==> flow/design.v <==
module alu #(
    parameter INT_W  = 4,
    parameter FRAC_W = 6,
    parameter INST_W = 4,
    parameter DATA_W = INT_W + FRAC_W
)(
    input                     i_clk,
    input                     i_rst_n,
    input                     i_valid,
    input signed [DATA_W-1:0] i_data_a,
    input signed [DATA_W-1:0] i_data_b,
    input        [INST_W-1:0] i_inst,
    output                    o_valid,
    output       [DATA_W-1:0] o_data
);  
reg [DATA_W-1:0] o_data_w, o_data_r;
reg              o_valid_w, o_valid_r;
assign o_valid = o_valid_r;
assign o_data = o_data_r;
reg [9:0] o_data_t;  
wire signed [10:0] sum_temp;
assign sum_temp = {i_data_a[9],i_data_a} + {i_data_b[9],i_data_b};
wire signed [10:0] sub_temp;
assign sub_temp = {i_data_a[9],i_data_a} - {i_data_b[9],i_data_b};
wire signed [19:0] mult_temp;
wire signed [20:0] mult_rnd;
wire signed [14:0] mult_r;
assign mult_temp = i_data_a * i_data_b;
assign mult_rnd = $signed({mult_temp[19],mult_temp}) + $signed(21'd32);  
assign mult_r = mult_rnd[20:6];
wire signed [20:0] i_data_f;
wire signed [20:0] o_data_f;
wire signed [14:0] mult_f;
assign i_data_f = {{5{o_data_r[9]}},o_data_r,6'b0};
assign o_data_f = i_data_f + $signed({mult_temp[19],mult_temp}) + $signed(21'd32);
assign mult_f = o_data_f[20:6];
wire signed [10:0] tanh_pos;
wire signed [10:0] tanh_neg;
assign tanh_pos = ({i_data_a[9],i_data_a} + $signed(11'd33)) >>> 1;
assign tanh_neg = ({i_data_a[9],i_data_a} - $signed(11'd31)) >>> 1;
always@(*)begin
    o_data_t = 10'd0;
    case(i_inst)
        4'd0:begin  
            if (sum_temp > $signed(11'd511)) o_data_t = 10'b0111_1111_11;
            else if (sum_temp < $signed(-11'sd512)) o_data_t = 10'b1000_0000_00;
            else o_data_t = sum_temp[9:0];
        end
        4'd1:begin  
            if (sub_temp > $signed(11'd511)) o_data_t = 10'b0111_1111_11;
            else if (sub_temp < $signed(-11'sd512)) o_data_t = 10'b1000_0000_00;
            else o_data_t = sub_temp[9:0];
        end
        4'd2:begin  
            if (mult_r > $signed(15'd511)) o_data_t = 10'b0111_1111_11;
            else if (mult_r < $signed(-15'sd512)) o_data_t = 10'b1000_0000_00;
            else o_data_t = mult_r[9:0];
        end
        4'd3:begin  
            if (mult_f > $signed(15'd511)) o_data_t = 10'b0111_1111_11;
            else if (mult_f < $signed(-15'sd512)) o_data_t = 10'b1000_0000_00;
            else o_data_t = mult_f[9:0];
        end
        4'd4:begin  
            if(!i_data_a[9])begin
                if(i_data_a >= 10'b0001_1000_00) o_data_t = 10'b0001_0000_00;
                else if(i_data_a >= 10'b0000_1000_00) o_data_t = tanh_pos[9:0];
                else o_data_t = i_data_a;
            end
            else begin
                if(i_data_a >= 10'b1111_100000) o_data_t = i_data_a;
                else if(i_data_a >= 10'b1110_1000_00) o_data_t = tanh_neg[9:0];
                else o_data_t = 10'b1111_0000_00;
            end
        end
        4'd5:begin  
            o_data_t = i_data_a | (~i_data_b);
        end
        4'd6:begin  
            casez(i_data_a)
            10'b1???_????_??: o_data_t = 10'd0;
            10'b01??_????_??: o_data_t = 10'd1;
            10'b001?_????_??: o_data_t = 10'd2;
            10'b0001_????_??: o_data_t = 10'd3;
            10'b0000_1???_??: o_data_t = 10'd4;
            10'b0000_01??_??: o_data_t = 10'd5;
            10'b0000_001?_??: o_data_t = 10'd6;
            10'b0000_0001_??: o_data_t = 10'd7;
            10'b0000_0000_1?: o_data_t = 10'd8;
            10'b0000_0000_01: o_data_t = 10'd9;
            10'd0: o_data_t = 10'd10;
            endcase
        end
        4'd7:begin  
            casez(i_data_a)
            10'd0: o_data_t = 10'd0;
            10'b????_????_?1: o_data_t = 10'd0;
            10'b????_????_10: o_data_t = 10'd1;
            10'b????_???1_00: o_data_t = 10'd2;
            10'b????_??10_00: o_data_t = 10'd3;
            10'b????_?100_00: o_data_t = 10'd4;
            10'b????_1000_00: o_data_t = 10'd5;
            10'b???1_0000_00: o_data_t = 10'd6;
            10'b??10_0000_00: o_data_t = 10'd7;
            10'b?100_0000_00: o_data_t = 10'd8;
            10'b1000_0000_00: o_data_t = 10'd9;
            endcase
        end
        4'd8:begin  
            o_data_t = i_data_a[9] + i_data_a[8] +i_data_a[7] +i_data_a[6] +i_data_a[5] +i_data_a[4] +i_data_a[3] +i_data_a[2] +i_data_a[1] +i_data_a[0];
        end
        4'd9:begin  
            if(i_data_b == 10'd0) o_data_t = i_data_a;
            else if(i_data_b == 10'd1) o_data_t = {i_data_a[8:0],i_data_a[9]};
            else if(i_data_b == 10'd2) o_data_t = {i_data_a[7:0],i_data_a[9:8]};
            else if(i_data_b == 10'd3) o_data_t = {i_data_a[6:0],i_data_a[9:7]};
            else if(i_data_b == 10'd4) o_data_t = {i_data_a[5:0],i_data_a[9:6]};
            else if(i_data_b == 10'd5) o_data_t = {i_data_a[4:0],i_data_a[9:5]};
            else if(i_data_b == 10'd6) o_data_t = {i_data_a[3:0],i_data_a[9:4]};
            else if(i_data_b == 10'd7) o_data_t = {i_data_a[2:0],i_data_a[9:3]};
            else if(i_data_b == 10'd8) o_data_t = {i_data_a[1:0],i_data_a[9:2]};
            else   o_data_t = {i_data_a[0],i_data_a[9:1]};
        end
    endcase
end
always@(*) begin
    o_data_w = o_data_t;
    o_valid_w = (i_valid == 1'b1)? 1'b1:1'b0;
end
always@(posedge i_clk or negedge i_rst_n) begin
    if (!i_rst_n) begin
        o_data_r <= 'b0;
        o_valid_r <= 'b0;
    end 
    else begin
        if (i_valid) o_data_r <= o_data_w;
        o_valid_r <= o_valid_w;
    end
end
endmodule
make LEC_CHECK=0 CAP_MARGIN=0 CORE_ASPECT_RATIO=1.37 CORE_MARGIN=2 CORE_UTILIZATION=63 CTS_CLUSTER_DIAMETER=150 CTS_CLUSTER_SIZE=99 GPL_ROUTABILITY_DRIVEN=0 SETUP_SLACK_MARGIN=-1.08 SLEW_MARGIN=20 TNS_END_PERCENT=15 finish   # period 11.0 ns
run.sh (not shown) runs the stock make flow with config.mk's settings and CLKGATE_MAP_FILE=.
==> next run, changes <==
ABC_AREA = 1   (was default)
CAP_MARGIN = 20   (was 0)
CELL_PAD_IN_SITES_DETAIL_PLACEMENT = 1   (was default)
CORE_ASPECT_RATIO = default   (was 1.37)
CORE_UTILIZATION = 42   (was 63)
CTS_CLUSTER_DIAMETER = default   (was 150)
CTS_CLUSTER_SIZE = 66   (was 99)
GPL_ROUTABILITY_DRIVEN = 1   (was 0)
GPL_TIMING_DRIVEN = 1   (was default)
HOLD_SLACK_MARGIN = -0.05   (was default)
MIN_ROUTING_LAYER = met2   (was default)
PLACE_DENSITY_LB_ADDON = 0.28   (was default)
SETUP_SLACK_MARGIN = 1.11   (was -1.08)
TNS_END_PERCENT = default   (was 15)
First-iteration DRC count goes up to 3.2 times its value.
Die area goes up by well over a third.
Via count goes up by well over a third.
Count of clock-buffer cells in the layout stays the same.
Core utilization goes down by 24 points.
Wire length goes up by a quarter to a third.
Flip-flop count stays the same.
==> next run, changes <==
ABC_AREA = default   (was 1)
CELL_PAD_IN_SITES_DETAIL_PLACEMENT = default   (was 1)
CORE_UTILIZATION = 40   (was 42)
GPL_TIMING_DRIVEN = 0   (was 1)
MIN_ROUTING_LAYER = default   (was met2)
PLACE_DENSITY_LB_ADDON = 0.04   (was 0.28)
Outcome: The new run produced a clean layout; synthesized cell count came out lower by a quarter to a third; design area hardly moves; die area fell by a few percent; first-iteration DRC count is lower by well over a third; worst setup slack gets worse by 180 ps; global-route usage is lower by 18 points.
==> next run, changes <==
GPL_ROUTABILITY_DRIVEN = 0   (was 1)
GPL_TIMING_DRIVEN = default   (was 0)
HOLD_SLACK_MARGIN = default   (was -0.05)
PLACE_DENSITY_LB_ADDON = default   (was 0.04)
SETUP_SLACK_MARGIN = default   (was 1.11)
Outcome:
- routed wire length decreases by roughly a tenth
- clock skew hardly moves
- sequential share of layout area climbs by 0.17 points
- worst setup slack loses 920 ps
- count of clock-buffer cells in the layout grows by 1
- final cell count came out lower by a few percent
- global-route usage came out lower by 3.4 points
- cell area came out lower by a few percent
- via count is about the same
